## breakout
module breakout(
    input logic clk,
    input logic right,
    input logic left,
    input logic reset,
    output logic [2:0] red,
    output logic [2:0] green,
    output logic [2:0] blue,
    output logic hsync,
    output logic vsync
    );
Size in the first run: roughly 1700 cells after synthesis, about 160 flip-flops.
clock: 3.9 ns
lec_check: 0
abc_area: 1
cap_margin: 0
core_margin: 2
core_utilization: 72
cts_cluster_diameter: 350
min_routing_layer: met1
place_density_lb_addon: 0.07
slew_margin: 20
tns_end_percent: 100
run.sh (not shown) runs the stock make flow with config.mk's settings and CLKGATE_MAP_FILE=.
The baseline reached the layout checks and failed them: setup timing.
Edit:
CAP_MARGIN = 20   (was 0)
CORE_UTILIZATION = 67   (was 72)
CTS_CLUSTER_DIAMETER = not set   (was 350)
MIN_ROUTING_LAYER = not set   (was met1)
PLACE_DENSITY_LB_ADDON = not set   (was 0.07)
TNS_END_PERCENT = not set   (was 100)
clock period = 5.17 ns   (was 3.9 ns; I/O delays follow)
Outcome: This time the run completed without violations. Final cell count shrinks by 2.1%. Register-to-register slack improved by 1000 ps. Hold slack hardly moves. Clock power decreases by 26%. Clock skew hardly moves. Via count goes down by 6.6%. Power shrinks by 28%. Design area falls by 6.4%.
Edit:
ABC_AREA = not set   (was 1)
CORE_UTILIZATION = 40   (was 67)
clock period = 6.49 ns   (was 5.17 ns; I/O delays follow)
Outcome: The changed run finished clean; power is lower by about a fifth; die size is higher by well over a third; critical path depth is lower by 5; clock-buffer cell count is lower by 1; non-clock buffer count is lower by 13; cell area is lower by roughly a tenth; cell count is lower by about a fifth; hold slack gets better by 11 ps; sequential power is lower by about a fifth; setup slack gets better by 240 ps; clock power is lower by about a fifth.

* * *

Starting RTL as in the previous note.
// breakout
module breakout(
    input logic clk,
    input logic right,
    input logic left,
    input logic reset,
    output logic [2:0] red,
    output logic [2:0] green,
    output logic [2:0] blue,
    output logic hsync,
    output logic vsync
    );
Settings: LEC_CHECK=0, CAP_MARGIN=10, CORE_ASPECT_RATIO=0.66, CORE_MARGIN=5, CORE_UTILIZATION=31, GPL_TIMING_DRIVEN=0, HOLD_SLACK_MARGIN=0.3, SETUP_SLACK_MARGIN=2.81, SLEW_MARGIN=15; clock period 11.5 ns.
The starting point ran to the end with no violations.
Then changed:
ABC_AREA = 1   (was unset)
CAP_MARGIN = 20   (was 10)
CORE_ASPECT_RATIO = unset   (was 0.66)
CORE_MARGIN = 2   (was 5)
CORE_UTILIZATION = 71   (was 31)
GPL_TIMING_DRIVEN = unset   (was 0)
HOLD_SLACK_MARGIN = unset   (was 0.3)
SETUP_SLACK_MARGIN = unset   (was 2.81)
SLEW_MARGIN = 20   (was 15)
clock period = 6.5 ns   (was 11.5 ns; I/O delays follow)
Wire length rose by about 5%. Die area fell by about 54%. Clock skew hardly moves. Worst setup slack got worse by 3000 ps. Final area increases by 5.3%. Global-route usage came out higher by 22 points.
Then changed:
ABC_AREA = unset   (was 1)
CORE_UTILIZATION = 40   (was 71)
clock period = 8.0 ns   (was 6.5 ns; I/O delays follow)
Final area is lower by 8.3%.
Via count drops by 28%.
Final cell count drops by 21%.
Combinational power decreases by 23%.
Setup slack gets better by 810 ps.
Critical path depth falls by 4.

* * *

Starting RTL as in the previous note.
make LEC_CHECK=0 CAP_MARGIN=20 CORE_MARGIN=2 CORE_UTILIZATION=24 CTS_CLUSTER_DIAMETER=251 CTS_CLUSTER_SIZE=99 MIN_ROUTING_LAYER=met1 PLACE_DENSITY=0.87 SLEW_MARGIN=20 TNS_END_PERCENT=35 finish   # period 8.29 ns
Next try:
--- a/flow/config.mk
+++ b/flow/config.mk
@@ -7,0 +8 @@
+export ABC_AREA = 1
@@ -8,0 +10 @@
+export CELL_PAD_IN_SITES_DETAIL_PLACEMENT = 2
@@ -10,6 +12,7 @@
-export CORE_UTILIZATION = 24
-export CTS_CLUSTER_DIAMETER = 251
-export CTS_CLUSTER_SIZE = 99
-export MIN_ROUTING_LAYER = met1
-export PLACE_DENSITY = 0.87
-export SLEW_MARGIN = 20
+export CORE_UTILIZATION = 46
+export CTS_CLUSTER_DIAMETER = 188
+export GPL_ROUTABILITY_DRIVEN = 0
+export HOLD_SLACK_MARGIN = 0.11
+export MIN_ROUTING_LAYER = met2
+export PLACE_DENSITY_LB_ADDON = 0.07
+export SLEW_MARGIN = 5
The new run failed in detailed placement (3_5_place_dp).
Die size shrinks by well over a third.
Area after synthesis grows by roughly a tenth.
Synthesized cell count grows by well over a third.
Next try:
--- a/flow/config.mk
+++ b/flow/config.mk
@@ -8 +7,0 @@
-export ABC_AREA = 1
@@ -10 +8,0 @@
-export CELL_PAD_IN_SITES_DETAIL_PLACEMENT = 2
@@ -12,4 +10,2 @@
-export CORE_UTILIZATION = 46
-export CTS_CLUSTER_DIAMETER = 188
-export GPL_ROUTABILITY_DRIVEN = 0
-export HOLD_SLACK_MARGIN = 0.11
+export CORE_UTILIZATION = 24
+export CTS_CLUSTER_DIAMETER = 70
@@ -18 +14 @@
-export SLEW_MARGIN = 5
+export SLEW_MARGIN = 20
The changed run finished clean.
Die area went up by about 70%.
Area after synthesis goes down by 10%.
Synthesized cell count is lower by about 30%.
Next try:
--- a/flow/config.mk
+++ b/flow/config.mk
@@ -10,4 +10 @@
-export CORE_UTILIZATION = 24
-export CTS_CLUSTER_DIAMETER = 70
-export MIN_ROUTING_LAYER = met2
-export PLACE_DENSITY_LB_ADDON = 0.07
+export CORE_UTILIZATION = 22
@@ -15 +11,0 @@
-export TNS_END_PERCENT = 35
==> flow/constraint.sdc (replaced) <==
create_clock -name core_clock -period 12.5 [get_ports {clk}]
set_input_delay 2.5000 -clock core_clock [delete_from_list [all_inputs] [get_ports {clk}]]
set_output_delay 2.5000 -clock core_clock [all_outputs]
set_load 0.01 [all_outputs]
=> Worst hold slack stays flat. Non-clock buffer count went down by 4. Utilization went down by 2.5 points.
Next try:
--- a/flow/config.mk
+++ b/flow/config.mk
@@ -10,2 +10,3 @@
-export CORE_UTILIZATION = 22
-export SLEW_MARGIN = 20
+export CORE_UTILIZATION = 40
+export HOLD_SLACK_MARGIN = -0.05
+export SLEW_MARGIN = 35
==> flow/constraint.sdc (replaced) <==
create_clock -name core_clock -period 4.52 [get_ports {clk}]
set_input_delay 0.9040 -clock core_clock [delete_from_list [all_inputs] [get_ports {clk}]]
set_output_delay 0.9040 -clock core_clock [all_outputs]
set_load 0.01 [all_outputs]
After rerunning: Now the flow produced a layout that fails on setup timing; die size shrinks by 44%; first-iteration DRC count grows by 36%; setup slack is worse by 5500 ps; final area grows by 3.3%; sequential share of layout area shrinks by 0.87 points; via count grows by 3.0%; wire length grows by 3.1%.

* * *

Starting RTL as in the previous note.
==> flow/config.mk <==
export PLATFORM = sky130hd
export DESIGN_NAME = breakout
export DESIGN_NICKNAME = breakout
export VERILOG_FILES = /design/flow/design.v
export SDC_FILE = /design/flow/constraint.sdc
export NUM_CORES = 4
export LEC_CHECK = 0
export ABC_AREA = 1
export CAP_MARGIN = 20
export CORE_MARGIN = 2
export CORE_UTILIZATION = 72
export CTS_CLUSTER_DIAMETER = 91
export CTS_CLUSTER_SIZE = 72
export PLACE_DENSITY_LB_ADDON = 0.09
export SETUP_SLACK_MARGIN = 0.41
export SLEW_MARGIN = 20
==> flow/constraint.sdc <==
create_clock -name core_clock -period 1.37 [get_ports {clk}]
set_input_delay 0.2740 -clock core_clock [delete_from_list [all_inputs] [get_ports {clk}]]
set_output_delay 0.2740 -clock core_clock [all_outputs]
set_load 0.01 [all_outputs]
The first run did not get past clock tree synthesis (4_1_cts).
Then changed:
CTS_CLUSTER_DIAMETER = unset   (was 91)
CTS_CLUSTER_SIZE = 10   (was 72)
HOLD_SLACK_MARGIN = 0.26   (was unset)
PLACE_DENSITY_LB_ADDON = unset   (was 0.09)
SETUP_SLACK_MARGIN = unset   (was 0.41)
clock period = 3.79 ns   (was 1.37 ns; I/O delays follow)
This time the run completed, yet does not pass: setup timing; synthesized area stays the same; synthesized cell count does not change; die size stays the same.
Then changed:
CORE_UTILIZATION = 65   (was 72)
CTS_CLUSTER_SIZE = unset   (was 10)
HOLD_SLACK_MARGIN = unset   (was 0.26)
clock period = 4.7 ns   (was 3.79 ns; I/O delays follow)
Result: The new run passed the timing, DRC and antenna checks. Routed wire length decreases by about 20%. Non-clock buffer count decreases by 112. Utilization decreases by 15 points. Via count decreases by about 13%.
Then changed:
CORE_UTILIZATION = 71   (was 65)
PLACE_DENSITY = 0.39   (was unset)
TNS_END_PERCENT = 15   (was unset)
clock period = 3.76 ns   (was 4.7 ns; I/O delays follow)
Effect: This time the run finished with setup timing left; worst setup slack gets worse by 0.78 ns; core utilization increases by 14 points; sequential power increases by a quarter to a third; global-route usage increases by 6.7 points; design area increases by a little under a tenth.
Then changed:
CORE_UTILIZATION = 69   (was 71)
PLACE_DENSITY = unset   (was 0.39)
TNS_END_PERCENT = unset   (was 15)
clock period = 3.79 ns   (was 3.76 ns; I/O delays follow)
Effect: The changed run ran to the end with violations: setup timing; synthesized cell count does not change; setup slack gains 0.16 ns; sequential cell count stays the same; cell count came out lower by 0.69%; design area fell by 1.2%; worst hold slack hardly moves; sequential power barely changes.

* * *

breakout again, from the RTL that the note above started with.
==> flow/config.mk <==
export PLATFORM = sky130hd
export DESIGN_NAME = breakout
export DESIGN_NICKNAME = breakout
export VERILOG_FILES = /design/flow/design.v
export SDC_FILE = /design/flow/constraint.sdc
export NUM_CORES = 4
export LEC_CHECK = 0
export ABC_AREA = 1
export CAP_MARGIN = 40
export CELL_PAD_IN_SITES_DETAIL_PLACEMENT = 1
export CELL_PAD_IN_SITES_GLOBAL_PLACEMENT = 2
export CORE_ASPECT_RATIO = 1.16
export CORE_MARGIN = 2
export CORE_UTILIZATION = 40
export CTS_CLUSTER_DIAMETER = 291
export GPL_ROUTABILITY_DRIVEN = 0
export HOLD_SLACK_MARGIN = -0.02
export MAX_ROUTING_LAYER = met4
export SLEW_MARGIN = 20
==> flow/constraint.sdc <==
create_clock -name core_clock -period 8.0 [get_ports {clk}]
set_input_delay 1.6000 -clock core_clock [delete_from_list [all_inputs] [get_ports {clk}]]
set_output_delay 1.6000 -clock core_clock [all_outputs]
set_load 0.01 [all_outputs]
The baseline finished clean.
Change:
Settings changed: CAP_MARGIN 40 to 20, CELL_PAD_IN_SITES_DETAIL_PLACEMENT 1 to not set, CELL_PAD_IN_SITES_GLOBAL_PLACEMENT 2 to not set, CORE_ASPECT_RATIO 1.16 to not set, CORE_MARGIN 2 to 7, CORE_UTILIZATION 40 to 59, CTS_CLUSTER_DIAMETER 291 to 259, CTS_CLUSTER_SIZE set to 100, GPL_ROUTABILITY_DRIVEN 0 to not set, HOLD_SLACK_MARGIN -0.02 to not set, MAX_ROUTING_LAYER met4 to not set, PLACE_DENSITY set to 0.4, SETUP_SLACK_MARGIN set to 1.94, TNS_END_PERCENT set to 10.
Core utilization rises by 20 points. Via count stays flat. First-iteration DRC count rises by 130%. Setup slack improves by 0.51 ns. Total power falls by 5.5%. Sequential cell count does not change. Final area falls by 2.3%.
Change:
Settings changed: CORE_MARGIN 7 to 2, CORE_UTILIZATION 59 to 40, CTS_CLUSTER_DIAMETER 259 to 291, CTS_CLUSTER_SIZE 100 to not set, MAX_ROUTING_LAYER set to met4, PLACE_DENSITY 0.4 to not set, SETUP_SLACK_MARGIN 1.94 to not set, TNS_END_PERCENT 10 to not set.
Final area went up by 1.9%.
Routed wire length went up by 4.4%.
Synthesized area does not change.
Total power went up by 4.8%.
First-iteration DRC count went down by 21%.
Worst hold slack is about the same.
Via count went down by 1.2%.
Sequential share of layout area went down by 0.50 points.
No activity file was given, so power comes from the tool's default toggle rates.
